==> inputs of trial 60 <==
==> flow/design.v <==
module surrounding(CLK,rst,EN,TRIG1,TRIG2,TRIG3,TRIG4,TRIG5,ECHO1,ECHO2,ECHO3,ECHO4,ECHO5,min,distance);
input CLK;                
input rst;                
input EN;                 
output reg [3:0] distance;
output reg TRIG1,TRIG2,TRIG3,TRIG4,TRIG5;          
input ECHO1,ECHO2,ECHO3,ECHO4,ECHO5;               
output reg [3:0] min;    
reg [24:0] count;
reg [24:0] count0,count1,count2,count3,count4,count5;
reg [24:0] countsg;
always @(posedge CLK)
begin
    if(rst)
    begin
        count<=0;
        TRIG1<=0;
        TRIG2<=0;
        TRIG3<=0;
        TRIG4<=0;
        TRIG5<=0;
    end
    else if(EN==1)
	 begin 
	     TRIG1<=0;
		  TRIG2<=0;
		  TRIG3<=0;
		  TRIG4<=0;
		  TRIG5<=0;
	 end
	 else if(EN==0)
	 begin
	     if(count==0|count==1)  
		  begin
		        TRIG1<=1;
		        TRIG2<=1;
		        TRIG3<=1;
		        TRIG4<=1;
		        TRIG5<=1;
				  count<=count+1;
		  end
		  else if(count==5000)         
		  begin 
		        TRIG1<=0;
		        TRIG2<=0;
		        TRIG3<=0;
		        TRIG4<=0;
		        TRIG5<=0;
		        count<=0;
		  end
		  else 
		  begin 
		        TRIG1<=0;
		        TRIG2<=0;
		        TRIG3<=0;
		        TRIG4<=0;
		        TRIG5<=0;
				  count<=count+1;
		  end
	  end
end
always @(posedge CLK)
if(rst)
begin
    count0<=0;
    count1<=0;
    count2<=0;
    count3<=0;
    count4<=0;
    count5<=0;
    min<=0;
    distance<=0;
end
else
begin
    if(count0==5000)
	 begin
	     count0<=0;
	     count1<=0;
		  count2<=0;
		  count3<=0;
		  count4<=0;
		  count5<=0;
		  min<=0;
    end	  
	 else
	 begin
		   count0<=count0+1;
	      if(ECHO1==1)
			begin 
				count1<=count1+1;
			end
			if(ECHO2==1)
			begin 
			count2<=count2+1;
			end
			if(ECHO3==1)
			begin 
			count3<=count3+1;
			end
			if(ECHO4==1)
			begin 
			count4<=count4+1;
			end
			if(ECHO5==1)
			begin 
				count5<=count5+1;
			end
	 end
	 if(ECHO1+ECHO2+ECHO3+ECHO4+ECHO5==4)
	 begin
	     if(count1>58&&count2>58&&count3>58&&count4>58&&count5>58)  
		  begin
		      min<=0;
				distance<=0;
        end
        else if(ECHO1==0)
        begin
            min<=1;
				distance<=count1*10/58;
        end
        else if(ECHO2==0)
        begin
            min<=2;
				distance<=count2*10/58;
        end
        else if(ECHO3==0)
        begin
            min<=3;
            distance<=count3*10/58;
		  end 
        else if(ECHO4==0)
        begin
            min<=4;
				distance<=count4*10/58;
        end
        else if(ECHO5==0)
        begin
            min<=5;
				distance<=count5*10/58;
        end			  
	 end
end
endmodule
module surrounding_driver(CLK,rst,CE20,EN,minsg,SG90);
input EN;                 
input [3:0] minsg;
output reg SG90;    
input CLK;                    
input rst;                    
input CE20;                   
reg [24:0] pwm;
reg [24:0] count;
always @(posedge CLK)
begin
	  if(rst) pwm<=0;
	  else if(CE20)
	  case(minsg)
		  0:begin pwm<=0; end
		  1:begin pwm<=40;  end
		  2:begin pwm<=60; end
		  3:begin pwm<=80; end
		  4:begin pwm<=100;end
		  5:begin pwm<=120; end
		  default: pwm<=0; 
	  endcase
end
always @(posedge CLK)
begin
     if(rst)
	  begin
	       count<=0;
	       SG90<=0;
	  end
     else if(count==1000)
	  begin
	       count<=0;
	  end
	  else if(count<pwm) 
	       begin 
			     SG90<=1;
				  count<=count+1;
			 end
	  else
	       begin
			     SG90<=0;
				  count<=count+1;
			 end
end
endmodule
module display_dis(clk,rst,distance,dig,seg);
input clk;
input rst;
input [3:0]distance;
output reg[3:0]dig;
output reg[6:0]seg;
reg[3:0]data1,data2;
reg[3:0]data;
reg q;
always@(posedge clk)
if(rst)
begin
data1<=0;data2<=0;
end
else
begin
data1<=distance%10;
data2<=distance/10;
end
always @(posedge clk)
if(rst)
begin
	q<=0;dig<=0;data<=0;
end
else
begin
	q<=q+1;
	case(q)
	1'd0 : begin dig<=4'b0001; data<=data1; end
	1'd1 : begin dig<=4'b0010; data<=data2; end
	endcase
end
always @(data)
begin 
	case(data)
   4'd0 : seg=7'b1111110;
   4'd1 : seg=7'b0110000;
   4'd2 : seg=7'b1101101;
   4'd3 : seg=7'b1111001;
   4'd4 : seg=7'b0110011;
   4'd5 : seg=7'b1011011;
   4'd6 : seg=7'b1011111;
   4'd7 : seg=7'b1110000;
   4'd8 : seg=7'b1111111;
   4'd9 : seg=7'b1111011;
   default : seg=7'b1111110;
   endcase
end
endmodule
module sur(
    input        CLK,
    input        rst,
    input        EN_sur,
    input        ECHO1,
    input        ECHO2,
    input        ECHO3,
    input        ECHO4,
    input        ECHO5,
    output       TRIG1,
    output       TRIG2,
    output       TRIG3,
    output       TRIG4,
    output       TRIG5,
    output       SG90,
    output [3:0] dig,
    output [6:0] seg,
    output [3:0] dis
);
wire [3:0] min;
wire [3:0] distance;
reg [24:0] count2;
reg        CLK2;
wire       CE20 = (count2 == 2000) && !CLK2;
always @(posedge CLK)
begin
    if (rst)
    begin
        count2 <= 0;
        CLK2   <= 0;
    end
    else if (count2 == 2000)
    begin
        count2 <= 0;
        CLK2   <= ~CLK2;
    end
    else
        count2 <= count2 + 1;
end
surrounding inst4(
    .CLK(CLK), .rst(rst), .EN(EN_sur),
    .TRIG1(TRIG1), .TRIG2(TRIG2), .TRIG3(TRIG3), .TRIG4(TRIG4), .TRIG5(TRIG5),
    .ECHO1(ECHO1), .ECHO2(ECHO2), .ECHO3(ECHO3), .ECHO4(ECHO4), .ECHO5(ECHO5),
    .min(min), .distance(distance)
);
surrounding_driver inst1(
    .CLK(CLK), .rst(rst), .CE20(CE20), .EN(EN_sur), .minsg(min), .SG90(SG90)
);
display_dis inst(
    .clk(CLK), .rst(rst), .distance(distance), .dig(dig), .seg(seg)
);
assign dis = distance;
endmodule
==> flow/run.sh <==
#!/bin/bash
# the make line also repeats each setting of config.mk as NAME=value (left out here)
make -C /OpenROAD-flow-scripts/flow DESIGN_CONFIG=/design/flow/config.mk WORK_HOME=/design/flow/orfs CLKGATE_MAP_FILE= finish
==> flow/config.mk <==
export PLATFORM = sky130hd
export DESIGN_NAME = sur
export DESIGN_NICKNAME = sur
export VERILOG_FILES = /design/flow/design.v
export SDC_FILE = /design/flow/constraint.sdc
export NUM_CORES = 4
export LEC_CHECK = 0
export CAP_MARGIN = 30
export CELL_PAD_IN_SITES_GLOBAL_PLACEMENT = 3
export CORE_MARGIN = 2
export CORE_UTILIZATION = 40
export CTS_CLUSTER_SIZE = 86
export GPL_TIMING_DRIVEN = 0
export MIN_ROUTING_LAYER = met2
export SLEW_MARGIN = 20
==> flow/constraint.sdc <==
create_clock -name core_clock -period 25.0 [get_ports {CLK}]
set_input_delay 5.0000 -clock core_clock [delete_from_list [all_inputs] [get_ports {CLK}]]
set_output_delay 5.0000 -clock core_clock [all_outputs]
set_load 0.01 [all_outputs]
==> trial 20: changes against trial 60 <==
==> flow/config.mk (replaced) <==
export PLATFORM = sky130hd
export DESIGN_NAME = sur
export DESIGN_NICKNAME = sur
export VERILOG_FILES = /design/flow/design.v
export SDC_FILE = /design/flow/constraint.sdc
export NUM_CORES = 4
export LEC_CHECK = 0
export CAP_MARGIN = 35
export CELL_PAD_IN_SITES_DETAIL_PLACEMENT = 1
export CELL_PAD_IN_SITES_GLOBAL_PLACEMENT = 1
export CORE_ASPECT_RATIO = 1.2
export CORE_MARGIN = 3
export CORE_UTILIZATION = 31
export CTS_CLUSTER_DIAMETER = 279
export GPL_ROUTABILITY_DRIVEN = 0
export HOLD_SLACK_MARGIN = 0.14
export MAX_ROUTING_LAYER = met5
export SLEW_MARGIN = 20
export TNS_END_PERCENT = 30
==> flow/constraint.sdc (replaced) <==
create_clock -name core_clock -period 18.5 [get_ports {CLK}]
set_input_delay 3.7000 -clock core_clock [delete_from_list [all_inputs] [get_ports {CLK}]]
set_output_delay 3.7000 -clock core_clock [all_outputs]
set_load 0.01 [all_outputs]
==> results <==
- Against trial 60, the critical path depth of trial 20 is higher by 4.
- In trial 20 the setup slack is lower than in trial 60, by 2.0 ns.
- Of trial 20 and trial 60, trial 60 has the higher worst hold slack (gap 0.0065 ns).
- In sequential cell count, trial 20 and trial 60 do not differ.
==> figures <==
Fraction of met1 tracks used by global routing: trial 60 0%; trial 20 23.8%
Setup ws final: trial 60 2.91 ns; trial 20 0.883 ns
Logic gate fraction of the total cell area: trial 60 70.1%; trial 20 68.8%
Result of the run: trial 60 complete, no violations; trial 20 complete, no violations
Sum of routed wire length over all layers: trial 60 84100 um; trial 20 82400 um
Tap cell count: trial 60 864; trial 20 1121
Number of diodes: trial 60 4; trial 20 0
Required time of the worst setup path: trial 60 25.55 ns; trial 20 19.01 ns
Slowest stage cell, crit path: trial 60 sky130_fd_sc_hd__a2111oi_1; trial 20 sky130_fd_sc_hd__o221ai_1
Total CTS buffers: trial 60 30; trial 20 36
Detailed Route Iter0 Violations: trial 60 5178; trial 20 1078
Tightest hold margin: trial 60 0.471 ns; trial 20 0.464 ns
Floorplan core area: trial 60 65600 um^2; trial 20 84000 um^2
Share of the final layout cell area in sequential cells: trial 60 17.8%; trial 20 17.2%
Total Die Area: trial 60 68200 um^2; trial 20 88900 um^2

* * *

==> run a <==
RTL: the design.v shown in full above, as it stands there.
Settings: LEC_CHECK=0, ABC_AREA=1, CAP_MARGIN=20, CORE_MARGIN=2, CORE_UTILIZATION=70, SETUP_SLACK_MARGIN=1.4, SLEW_MARGIN=20; clock period 17.0 ns.
run.sh (not shown) runs the stock make flow with config.mk's settings and CLKGATE_MAP_FILE=.
==> run b: changes against run a <==
ABC_AREA = not set   (was 1)
CORE_UTILIZATION = 59   (was 70)
SETUP_SLACK_MARGIN = not set   (was 1.4)
==> run c: changes against run a <==
ABC_AREA = not set   (was 1)
CAP_MARGIN = 15   (was 20)
CORE_ASPECT_RATIO = 0.59   (was not set)
CTS_CLUSTER_DIAMETER = 279   (was not set)
MAX_ROUTING_LAYER = met4   (was not set)
PLACE_DENSITY = 0.6   (was not set)
SETUP_SLACK_MARGIN = 1.93   (was 1.4)
TNS_END_PERCENT = 30   (was not set)
==> flow/constraint.sdc (replaced) <==
create_clock -name core_clock -period 16.5 [get_ports {CLK}]
set_input_delay 3.3000 -clock core_clock [delete_from_list [all_inputs] [get_ports {CLK}]]
set_output_delay 3.3000 -clock core_clock [all_outputs]
set_load 0.01 [all_outputs]
==> tab_implementation.tex <==
% Yosys + OpenROAD metrics
\begin{tabular}{lr}
\hline
Metric & Value \\
\hline
\multicolumn{2}{l}{\textbf{Yosys}} \\
Xor and xnor fraction of the mapped netlist area & 4.206\% \\
\multicolumn{2}{l}{\textbf{Placement}} \\
Number of cells after detailed placement & 4,411 \\
\multicolumn{2}{l}{\textbf{Drt}} \\
Routed wire length & just over 70 mm \\
Per-cell via count in the routed design & 5.989 \\
\multicolumn{2}{l}{\textbf{Setup path}} \\
Critical-path maximum fanout & 18 \\
\multicolumn{2}{l}{\textbf{Status}} \\
Status & complete, no violations \\
\hline
\end{tabular}
The numbers above come from run a.

==> tab_implementation.tex <==
% Yosys + OpenROAD metrics
\begin{tabular}{lr}
\hline
Metric & Value \\
\hline
\multicolumn{2}{l}{\textbf{Status}} \\
Status & complete, but fails checks \\
Layout Check Failures & setup timing \\
\multicolumn{2}{l}{\textbf{STA}} \\
Count of endpoints failing setup in the final report & 4 \\
Setup ws final & -1.546 ns \\
\multicolumn{2}{l}{\textbf{Drt}} \\
Routed wire length & 101.3 mm \\
\multicolumn{2}{l}{\textbf{Setup path}} \\
Critical-path maximum fanout & 8 \\
\hline
\end{tabular}
The numbers above come from run c.

==> tab_implementation.tex <==
% Yosys + OpenROAD metrics
\begin{tabular}{lr}
\hline
Metric & Value \\
\hline
\multicolumn{2}{l}{\textbf{Drt}} \\
Per-cell via count in the routed design & 6.237 \\
Routed wire length & 74.71 mm \\
\multicolumn{2}{l}{\textbf{Placement}} \\
Number of cells after detailed placement & 4,213 \\
\multicolumn{2}{l}{\textbf{Status}} \\
Status & complete, no violations \\
\multicolumn{2}{l}{\textbf{Setup path}} \\
Critical-path maximum fanout & 8 \\
\hline
\end{tabular}
The numbers above come from run b.


* * *

==> job 402: inputs <==
Starts from the design.v that is shown in full above.
==> flow/config.mk <==
export PLATFORM = sky130hd
export DESIGN_NAME = sur
export DESIGN_NICKNAME = sur
export VERILOG_FILES = /design/flow/design.v
export SDC_FILE = /design/flow/constraint.sdc
export NUM_CORES = 4
export LEC_CHECK = 0
export CAP_MARGIN = 20
export CORE_MARGIN = 2
export CORE_UTILIZATION = 31
export SLEW_MARGIN = 20
==> flow/constraint.sdc <==
create_clock -name core_clock -period 22.1 [get_ports {CLK}]
set_input_delay 4.4200 -clock core_clock [delete_from_list [all_inputs] [get_ports {CLK}]]
set_output_delay 4.4200 -clock core_clock [all_outputs]
set_load 0.01 [all_outputs]
==> inputs of job 7952, as changes to job 402 <==
--- a/flow/config.mk
+++ b/flow/config.mk
@@ -5,7 +5,11 @@
 export SDC_FILE = /design/flow/constraint.sdc
 export NUM_CORES = 4
 export LEC_CHECK = 0
+export ABC_AREA = 1
 export CAP_MARGIN = 20
 export CORE_MARGIN = 2
-export CORE_UTILIZATION = 31
+export CORE_UTILIZATION = 72
+export CTS_CLUSTER_DIAMETER = 231
+export CTS_CLUSTER_SIZE = 15
+export PLACE_DENSITY_LB_ADDON = 0.19
 export SLEW_MARGIN = 20
==> flow/constraint.sdc (replaced) <==
create_clock -name core_clock -period 14.8 [get_ports {CLK}]
set_input_delay 2.9600 -clock core_clock [delete_from_list [all_inputs] [get_ports {CLK}]]
set_output_delay 2.9600 -clock core_clock [all_outputs]
set_load 0.01 [all_outputs]
==> inputs of job 1108, as changes to job 402 <==
==> flow/config.mk (replaced) <==
export PLATFORM = sky130hd
export DESIGN_NAME = sur
export DESIGN_NICKNAME = sur
export VERILOG_FILES = /design/flow/design.v
export SDC_FILE = /design/flow/constraint.sdc
export NUM_CORES = 4
export LEC_CHECK = 0
export CAP_MARGIN = 15
export CORE_ASPECT_RATIO = 0.59
export CORE_MARGIN = 2
export CORE_UTILIZATION = 58
export CTS_CLUSTER_DIAMETER = 279
export MAX_ROUTING_LAYER = met4
export PLACE_DENSITY = 0.6
export SETUP_SLACK_MARGIN = 1.93
export SLEW_MARGIN = 20
export TNS_END_PERCENT = 30
==> flow/constraint.sdc (replaced) <==
create_clock -name core_clock -period 39.2 [get_ports {CLK}]
set_input_delay 7.8400 -clock core_clock [delete_from_list [all_inputs] [get_ports {CLK}]]
set_output_delay 7.8400 -clock core_clock [all_outputs]
set_load 0.01 [all_outputs]
==> impl_metrics.toml <==
# synthesis and place-and-route metrics
[routing]
met3WireLength_um = 8960
via_count = 26100

[clock_tree]
numCtsBuffers = 28

[logic_synthesis]
mux_share_pct = 2.31
ys_sh_simple_pct = 24.3

[run_status]
outcome = "timing/DRC/antenna clean"

[floorplanning]
die_w_um = 282

[final_layout]
nets = 3614
The numbers above come from job 1108.

==> impl_metrics.toml <==
# synthesis and place-and-route metrics
[run_status]
outcome = "timing/DRC/antenna clean"

[routing]
drt_pass1_iterations = 9
via_count = 25000
met3WireLength_um = 3500

[logic_synthesis]
mux_share_pct = 2.31
ys_sh_simple_pct = 24.3

[clock_tree]
cts_resized = 0
numCtsBuffers = 35

[sta]
max_slew.worst_pin.slew_ps = 969

[floorplanning]
die_w_um = 296
The numbers above come from job 402.

==> impl_metrics.toml <==
# synthesis and place-and-route metrics
[run_status]
outcome = "timing/DRC/antenna clean"

[final_layout]
design_area_um2 = 26700

[logic_synthesis]
ys_sh_simple_pct = 38.2
mux_share_pct = 0

[routing]
via_count = 26100

[floorplanning]
die_w_um = 191
The numbers above come from job 7952.

